run 1:
// project_euler_17
module project_euler_17(
  input clk,
  input reset,
  output reg [3:0] ones_digit,
  output reg [3:0] tens_digit,
  output reg [3:0] hundreds_digit,
  output reg [15:0] letter_count,
  output reg done
);
Size: roughly 360 cells after synthesis, roughly 31 I/O pins.
make LEC_CHECK=0 CAP_MARGIN=35 CORE_MARGIN=2 CORE_UTILIZATION=61 CTS_CLUSTER_SIZE=49 SETUP_SLACK_MARGIN=1.48 SLEW_MARGIN=20 finish   # period 5.86 ns
run.sh (not shown) runs the stock make flow with config.mk's settings and CLKGATE_MAP_FILE=.
Run 1 completed end to end with timing, DRC and antenna clean.
Edits applied to the flow inputs when going from run 1 to run 2:
-- flow/config.mk --
<<< run 1, line 8
export CAP_MARGIN = 35
>>> run 2, line 8
export CAP_MARGIN = 20
<<< run 1, line 10
export CORE_UTILIZATION = 61
export CTS_CLUSTER_SIZE = 49
export SETUP_SLACK_MARGIN = 1.48
>>> run 2, line 10
export CORE_UTILIZATION = 40
==> flow/constraint.sdc <==
create_clock -name core_clock -period 6.98 [get_ports {clk}]
set_input_delay 1.3960 -clock core_clock [delete_from_list [all_inputs] [get_ports {clk}]]
set_output_delay 1.3960 -clock core_clock [all_outputs]
set_load 0.01 [all_outputs]
--- outcome ---
Run 1 has lower data required time at the worst endpoint than run 2.
The portion of the clock cycle consumed by the worst path in the final layout of run 2 is lower than that of run 1.
Measured against each other, run 2 and run 1 differ in part of the total power dissipated in the clock network, the higher figure coming from run 2.
Area taken by multi-input logic gates was lower in the run labelled run 2.
Run 2 ends up with a final cell count that is 0.62% higher than in run 1.

* * *

job 6672:
project_euler_17 again, from the RTL that the note above started with.
// project_euler_17
module project_euler_17(
  input clk,
  input reset,
  output reg [3:0] ones_digit,
  output reg [3:0] tens_digit,
  output reg [3:0] hundreds_digit,
  output reg [15:0] letter_count,
  output reg done
);
  integer next_ones_digit;
  integer next_tens_digit;
  integer next_hundreds_digit;
  integer letters;
  always @(posedge clk or posedge reset)
  begin
    if (reset) begin
      ones_digit <= 0;
      tens_digit <= 0;
      hundreds_digit <= 0;
      letter_count <= 0;
      done <= 0;
    end
    else if (!done) begin
      next_ones_digit = 0;
      next_tens_digit = 0;
      next_hundreds_digit = 0;
      letters = 0;
      next_tens_digit[3:0] = tens_digit;
      next_hundreds_digit[3:0] = hundreds_digit;
      if (ones_digit == 9) begin
        next_ones_digit = 0;
        if (tens_digit == 9) begin
          next_tens_digit = 0;
          if (hundreds_digit == 9) begin
            next_hundreds_digit = 0;
            letters += 11;  
            done <= 1;
          end
          else
            next_hundreds_digit[3:0] = hundreds_digit + 1;
        end
        else
          next_tens_digit[3:0] = tens_digit + 1;
      end
      else
        next_ones_digit[3:0] = ones_digit + 1;
      if (next_tens_digit != 1) begin
        case (next_ones_digit)
          1: letters += 3;  
          2: letters += 3;  
          3: letters += 5;  
          4: letters += 4;  
          5: letters += 4;  
          6: letters += 3;  
          7: letters += 5;  
          8: letters += 5;  
          9: letters += 4;  
        endcase
        case (next_tens_digit)
          2: letters += 6;  
  ...
clock: 6.8 ns
lec_check: 0
cap_margin: 0
core_aspect_ratio: 1.53
core_margin: 2
core_utilization: 66
setup_slack_margin: 1.7
slew_margin: 20
Job 6672 was carried through to the last stage, and its layout satisfied the timing, design-rule and antenna checks.
### job 6672 -> job 5364
- a change of CORE_UTILIZATION from 66 to 72
- an added CTS_CLUSTER_SIZE of 99
- an added ABC_AREA of 1
- a change of CAP_MARGIN from 0 to 20
- an added CTS_CLUSTER_DIAMETER of 293
- a deleted CORE_ASPECT_RATIO that had been 1.53
- a deleted SETUP_SLACK_MARGIN that had been 1.7
Results
Higher final RePlAce weighted congestion was reported by job 6672, not job 5364. Standard cell with the maximum stage delay on the critical path = sky130_fd_sc_hd__dfrtp_1: job 5364; standard cell with the maximum stage delay on the critical path = sky130_fd_sc_hd__fa_1: job 6672. From job 6672 to job 5364 the numbers moved as follows: utilization now sits lower; time the worst path needs with I/O delays and setup now sits lower.
For job 9108, these inputs were changed with respect to job 5364:
- PLACE_DENSITY: unset -> 0.36
- CORE_ASPECT_RATIO: unset -> 0.5
[summary]
Sort job 9108 and job 5364 by setup slack of the critical path after layout asc -> top: job 9108
Re transition time at the pin with the least slew margin: job 9108 and job 5364 aren't equal, and the higher value belongs to job 9108.
In the tables for job 9108 and job 5364, final critical-path required period reads lower with job 5364.
Here is what was changed in the inputs of job 1112 compared with job 9108.
- clearing PLACE_DENSITY, which used to be 0.36
- clearing ABC_AREA, which used to be 1
- clearing CORE_ASPECT_RATIO, which used to be 0.5
- swapping 72 for 45 in CORE_UTILIZATION
- clearing CTS_CLUSTER_DIAMETER, which used to be 293
- clearing CTS_CLUSTER_SIZE, which used to be 99
- swapping 6.8 for 6.44 in the clock period (ns, I/O delays scaled along)
Job 1112 reports its cell at the slowest stage of the critical path as sky130_fd_sc_hd__dfrtp_2 while job 9108 reports sky130_fd_sc_hd__dfrtp_1.
[compare] base=job 9108 new=job 1112: post-synthesis adder-cell area fraction decreased 0.39 points; power dissipated by switching net loads shows an increase of 1.5%.
No run among job 1112 and job 9108 stopped early or left any final violation; all are clean.
From job 9108 to job 1112 the numbers moved as follows: routed wire length shrank by about 16%; relative area change from synthesis to final layout grew by 3.7 points.
## Diff of input files: job 3599 against job 1112
- ABC_AREA newly set to 1
- HOLD_SLACK_MARGIN newly set to 0.11
- CORE_UTILIZATION changed from 45 to 40
- the clock period (ns, I/O delays scaled along) changed from 6.44 to 10.0
Instance count of the mapped netlist: job 3599 > job 1112
Final critical-path required period on job 3599 is down relative to job 1112.
When the final numbers for job 3599 and job 1112 were put side by side, the area reported by Yosys stat turned out to be greater in job 1112.

* * *

== v57 ==
Starting RTL as in the previous note.
export LEC_CHECK = 0
export CAP_MARGIN = 0
export CELL_PAD_IN_SITES_DETAIL_PLACEMENT = 2
export CORE_ASPECT_RATIO = 1.96
export CORE_MARGIN = 2
export CORE_UTILIZATION = 72
export GPL_ROUTABILITY_DRIVEN = 0
export MIN_ROUTING_LAYER = met1
export SLEW_MARGIN = 20
export TNS_END_PERCENT = 75
create_clock -name core_clock -period 10.0 [get_ports {clk}]
v57 never completed; the flow aborted with a tool error in detailed placement.
Changes in v50 relative to v57:
- MIN_ROUTING_LAYER now met2, was met1
- CORE_ASPECT_RATIO no longer set, was 1.96
- TNS_END_PERCENT no longer set, was 75
- CORE_UTILIZATION now 40, was 72
- CAP_MARGIN now 40, was 0
### Flow results
v50 closes out successfully: all stages finished, all timing, DRC and antenna checks passed.
In the flow results for v57 and v50, the core outline area is smaller on v57.
As far as post-synth tally of flip-flops with integrated enable goes, v50 and v57 are indistinguishable; the numbers are identical.
As of v50, area of the die had risen by more than half compared to v57.
As far as simple-gate share of the synthesized area goes, v57 and v50 are indistinguishable; the numbers are identical.
Post-synthesis instance total: v57 vs v50 identical
Initial core utilization for v50: 33 points down relative to v57
Floorplan die width, v57 and v50: higher on v50
Setup changes, v50 to v13
- a change of CAP_MARGIN from 40 to 10
- an added PLACE_DENSITY_LB_ADDON of 0.09
- a change of CORE_UTILIZATION from 40 to 70
- an added ABC_AREA of 1
- an added HOLD_SLACK_MARGIN of 0.11
- an added MAX_ROUTING_LAYER of met4
- an added CTS_CLUSTER_SIZE of 58
- an added TNS_END_PERCENT of 10
### Flow results
Of v50 and v13, only v13 fails to reach the end of the flow. Mux cell area share after synthesis, v50 and v13, lower one = v13. v13 vs v50: core utilization before placement up. Post-synthesis cell area, v50 and v13, higher one = v50. Taking v50 as the reference point, the fraction of synthesized cell area in xor and xnor cells of v13 falls by 4.8 points. Number of placement rows, v50 and v13: lower on v13. v50 -> v13: number of cells in the yosys synthesis report increased by more than 10%. v13 against v50; die height is down by more than a quarter. [compare] base=v50 new=v13: number of distinct library cells after synthesis dropped 36; synthesized cell count now sits higher. Side by side, simple-gate share of the synthesized area turned out higher in v13 than in v50.
Relative to v13, the following input files were edited for v36:
- GPL_ROUTABILITY_DRIVEN no longer set, was 0
- CELL_PAD_IN_SITES_DETAIL_PLACEMENT no longer set, was 2
- ABC_AREA now 0, was 1
- PLACE_DENSITY_LB_ADDON no longer set, was 0.09
- CAP_MARGIN now 20, was 10
- TNS_END_PERCENT now 45, was 10
## What came out
- Summary of v13 and v36: one run falls short of a clean finish, namely v13.
- As the logs show, v13 stopped at detailed placement after a tool error, so it never reached the end of the flow.
- Relative to v13, area share of fa/ha/maj cells after synthesis has decreased by 0.39 points in v36.
- Overall die width of v36 exceeds that of v13 by a few percent.
- Delta(mux share of post-synthesis cell area, v36 - v13) > 0
- The higher initial cell density of the core came out of v13.
- Sort v36 and v13 by number of instances in the synthesized netlist, descending, and v13 comes first.
- Area after synthesis on v36 is behind v13.
- Die: v36 bigger than v13
- v13 → v36: sequential element share of the synthesized area went down by 2.1 points, area reported by Yosys stat climbed 230 um2.

* * *

project_euler_17 again, from the RTL that the note above started with.
==> flow/config.mk <==
export PLATFORM = sky130hd
export DESIGN_NAME = project_euler_17
export DESIGN_NICKNAME = project_euler_17
export VERILOG_FILES = /design/flow/design.v
export SDC_FILE = /design/flow/constraint.sdc
export NUM_CORES = 4
export LEC_CHECK = 0
export CAP_MARGIN = 20
export CELL_PAD_IN_SITES_DETAIL_PLACEMENT = 0
export CORE_ASPECT_RATIO = 0.5
export CORE_MARGIN = 2
export CORE_UTILIZATION = 64
export GPL_ROUTABILITY_DRIVEN = 1
export HOLD_SLACK_MARGIN = 0.07
export MAX_ROUTING_LAYER = met5
export PLACE_DENSITY_LB_ADDON = 0.05
export SLEW_MARGIN = 0
export TNS_END_PERCENT = 25
==> flow/constraint.sdc <==
create_clock -name core_clock -period 9.58 [get_ports {clk}]
set_input_delay 1.9160 -clock core_clock [delete_from_list [all_inputs] [get_ports {clk}]]
set_output_delay 1.9160 -clock core_clock [all_outputs]
set_load 0.01 [all_outputs]
The baseline passed the timing, design-rule and antenna checks.
Change:
ABC_AREA = 1   (was unset)
CAP_MARGIN = 0   (was 20)
CORE_ASPECT_RATIO = 1.03   (was 0.5)
CORE_UTILIZATION = 43   (was 64)
CTS_CLUSTER_DIAMETER = 219   (was unset)
CTS_CLUSTER_SIZE = 36   (was unset)
HOLD_SLACK_MARGIN = unset   (was 0.07)
SETUP_SLACK_MARGIN = 1.6   (was unset)
TNS_END_PERCENT = unset   (was 25)
=>
- The new run finished clean
- setup slack gets better by 1300 ps
- routed wire length shrinks by 9.0%
- via count came out lower by about 6%

* * *

The RTL this note starts from:
==> flow/design.v <==
module project_euler_17(
  input clk,
  input reset,
  output reg [3:0] ones_digit,
  output reg [3:0] tens_digit,
  output reg [3:0] hundreds_digit,
  output reg [15:0] letter_count,
  output reg done
);
  integer next_ones_digit;
  integer next_tens_digit;
  integer next_hundreds_digit;
  integer letters;
  always @(posedge clk or posedge reset)
  begin
    if (reset) begin
      ones_digit <= 0;
      tens_digit <= 0;
      hundreds_digit <= 0;
      letter_count <= 0;
      done <= 0;
    end
    else if (!done) begin
      next_ones_digit = 0;
      next_tens_digit = 0;
      next_hundreds_digit = 0;
      letters = 0;
      next_tens_digit[3:0] = tens_digit;
      next_hundreds_digit[3:0] = hundreds_digit;
      if (ones_digit == 9) begin
        next_ones_digit = 0;
        if (tens_digit == 9) begin
          next_tens_digit = 0;
          if (hundreds_digit == 9) begin
            next_hundreds_digit = 0;
            letters += 11;  
            done <= 1;
          end
          else
            next_hundreds_digit[3:0] = hundreds_digit + 1;
        end
        else
          next_tens_digit[3:0] = tens_digit + 1;
      end
      else
        next_ones_digit[3:0] = ones_digit + 1;
      if (next_tens_digit != 1) begin
        case (next_ones_digit)
          1: letters += 3;  
          2: letters += 3;  
          3: letters += 5;  
          4: letters += 4;  
          5: letters += 4;  
          6: letters += 3;  
          7: letters += 5;  
          8: letters += 5;  
          9: letters += 4;  
        endcase
        case (next_tens_digit)
          2: letters += 6;  
          3: letters += 6;  
          4: letters += 5;  
          5: letters += 5;  
          6: letters += 5;  
          7: letters += 7;  
          8: letters += 6;  
          9: letters += 6;  
        endcase
      end
      else begin
        case (next_ones_digit)
          0: letters += 3;  
          1: letters += 6;  
          2: letters += 6;  
          3: letters += 8;  
          4: letters += 8;  
          5: letters += 7;  
          6: letters += 7;  
          7: letters += 9;  
          8: letters += 8;  
          9: letters += 8;  
        endcase
      end
      case (next_hundreds_digit)
        1: letters += 10;  
        2: letters += 10;  
        3: letters += 12;  
        4: letters += 11;  
        5: letters += 11;  
        6: letters += 10;  
        7: letters += 12;  
        8: letters += 12;  
        9: letters += 11;  
      endcase
      if (next_hundreds_digit > 0 && ((next_ones_digit > 0) || (next_tens_digit > 0)))
        letters += 3;  
      ones_digit <= next_ones_digit[3:0];
      tens_digit <= next_tens_digit[3:0];
      hundreds_digit <= next_hundreds_digit[3:0];
      letter_count <= letter_count + letters[15:0];
    end
  end
endmodule
clock: 6.8 ns
lec_check: 0
abc_area: 1
cap_margin: 20
core_aspect_ratio: 0.5
core_margin: 2
core_utilization: 72
cts_cluster_diameter: 371
cts_cluster_size: 99
hold_slack_margin: -0.07
place_density: 0.36
slew_margin: 20
The first run ran to the end with no violations.
==> next run, changes <==
Settings changed: CORE_ASPECT_RATIO 0.5 to not set, CORE_UTILIZATION 72 to 57, CTS_CLUSTER_DIAMETER 371 to not set, CTS_CLUSTER_SIZE 99 to not set, HOLD_SLACK_MARGIN -0.07 to not set, PLACE_DENSITY 0.36 to not set, TNS_END_PERCENT set to 15.
Clock period 6.8 ns to 3.88 ns, I/O delays scaled along.
Result: Now the flow did not get past global routing, error GRT-0232. Die area increases by 24%. Area after synthesis is unchanged. Synthesized cell count does not change.

* * *

Starts from the design.v that is shown in full above.
Settings: LEC_CHECK=0, CAP_MARGIN=0, CELL_PAD_IN_SITES_DETAIL_PLACEMENT=0, CORE_ASPECT_RATIO=0.5, CORE_MARGIN=2, CORE_UTILIZATION=64, GPL_ROUTABILITY_DRIVEN=1, HOLD_SLACK_MARGIN=0.06, MAX_ROUTING_LAYER=met5, PLACE_DENSITY=0.8, SETUP_SLACK_MARGIN=-0.95, SLEW_MARGIN=40, TNS_END_PERCENT=25; clock period 9.58 ns.
The first run went through all stages and came out clean.
Then changed:
==> flow/config.mk (replaced) <==
export PLATFORM = sky130hd
export DESIGN_NAME = project_euler_17
export DESIGN_NICKNAME = project_euler_17
export VERILOG_FILES = /design/flow/design.v
export SDC_FILE = /design/flow/constraint.sdc
export NUM_CORES = 4
export LEC_CHECK = 0
export CAP_MARGIN = 20
export CELL_PAD_IN_SITES_DETAIL_PLACEMENT = 0
export CORE_ASPECT_RATIO = 1.67
export CORE_MARGIN = 2
export CORE_UTILIZATION = 55
export GPL_ROUTABILITY_DRIVEN = 1
export HOLD_SLACK_MARGIN = 0.07
export MAX_ROUTING_LAYER = met5
export SETUP_SLACK_MARGIN = 1.73
export SLEW_MARGIN = 0
=>
- The changed run finished clean
- critical path depth stays the same
- routed wire length barely changes
- power rises by a few percent
- fmax rises by a few percent
- sequential cell count stays the same
- design area rises slightly
- global-route usage falls by 3.8 points
Then changed:
==> flow/config.mk (replaced) <==
export PLATFORM = sky130hd
export DESIGN_NAME = project_euler_17
export DESIGN_NICKNAME = project_euler_17
export VERILOG_FILES = /design/flow/design.v
export SDC_FILE = /design/flow/constraint.sdc
export NUM_CORES = 4
export LEC_CHECK = 0
export ABC_AREA = 1
export CAP_MARGIN = 0
export CELL_PAD_IN_SITES_DETAIL_PLACEMENT = 0
export CELL_PAD_IN_SITES_GLOBAL_PLACEMENT = 2
export CORE_ASPECT_RATIO = 1.03
export CORE_MARGIN = 2
export CORE_UTILIZATION = 43
export CTS_CLUSTER_DIAMETER = 28
export CTS_CLUSTER_SIZE = 36
export GPL_ROUTABILITY_DRIVEN = 1
export HOLD_SLACK_MARGIN = 0.03
export MAX_ROUTING_LAYER = met5
export PLACE_DENSITY_LB_ADDON = 0.05
export SETUP_SLACK_MARGIN = 1.6
export SLEW_MARGIN = 0
After rerunning: The new run finished with timing, DRC and antenna clean; setup slack gets better by 1.3 ns; global-route usage goes down by 4.5 points; die size goes up by about 17%; synthesized area goes down by about 8%; cell area goes down by about 4%; total power goes down by about 4%; synthesized cell count goes up by 12%; via count goes down by about 4%; worst hold slack barely changes.
Then changed:
==> flow/config.mk (replaced) <==
export PLATFORM = sky130hd
export DESIGN_NAME = project_euler_17
export DESIGN_NICKNAME = project_euler_17
export VERILOG_FILES = /design/flow/design.v
export SDC_FILE = /design/flow/constraint.sdc
export NUM_CORES = 4
export LEC_CHECK = 0
export CAP_MARGIN = 20
export CELL_PAD_IN_SITES_DETAIL_PLACEMENT = 0
export CORE_ASPECT_RATIO = 1.67
export CORE_MARGIN = 2
export CORE_UTILIZATION = 55
export GPL_ROUTABILITY_DRIVEN = 1
export HOLD_SLACK_MARGIN = 0.07
export MAX_ROUTING_LAYER = met5
export PLACE_DENSITY_LB_ADDON = 0.05
export SETUP_SLACK_MARGIN = 2.72
export SLEW_MARGIN = 0
=> The new run ran to the end with no violations. Cell area grows by about 6.6%. Sequential share of layout area shrinks by 1.2 points. Routed wire length grows by about 10%. Flip-flop count is unchanged. Global-route usage grows by 4.4 points. Setup slack got worse by 0.88 ns. Via count grows by 5.3%. Maximum frequency shrinks by 14%.
Then changed:
==> flow/config.mk (replaced) <==
export PLATFORM = sky130hd
export DESIGN_NAME = project_euler_17
export DESIGN_NICKNAME = project_euler_17
export VERILOG_FILES = /design/flow/design.v
export SDC_FILE = /design/flow/constraint.sdc
export NUM_CORES = 4
export LEC_CHECK = 0
export CAP_MARGIN = 0
export CELL_PAD_IN_SITES_DETAIL_PLACEMENT = 0
export CORE_ASPECT_RATIO = 0.5
export CORE_MARGIN = 2
export CORE_UTILIZATION = 64
export GPL_ROUTABILITY_DRIVEN = 1
export HOLD_SLACK_MARGIN = 0.3
export MAX_ROUTING_LAYER = met5
export PLACE_DENSITY = 0.8
export SETUP_SLACK_MARGIN = 2.24
export SLEW_MARGIN = 40
export TNS_END_PERCENT = 25
Non-clock buffer count fell by 4.
Cell area fell by about 3.5%.
Power fell by about 6%.
Critical path depth is unchanged.
Synthesized area does not change.
Core utilization rose by 8.8 points.
Wire length fell by about 0.5%.
Cell count fell by about 4%.
Worst setup slack got worse by 0.41 ns.
Fmax fell by 6.0%.
Power figures rest on the tool's default switching activity, not on a simulated workload.
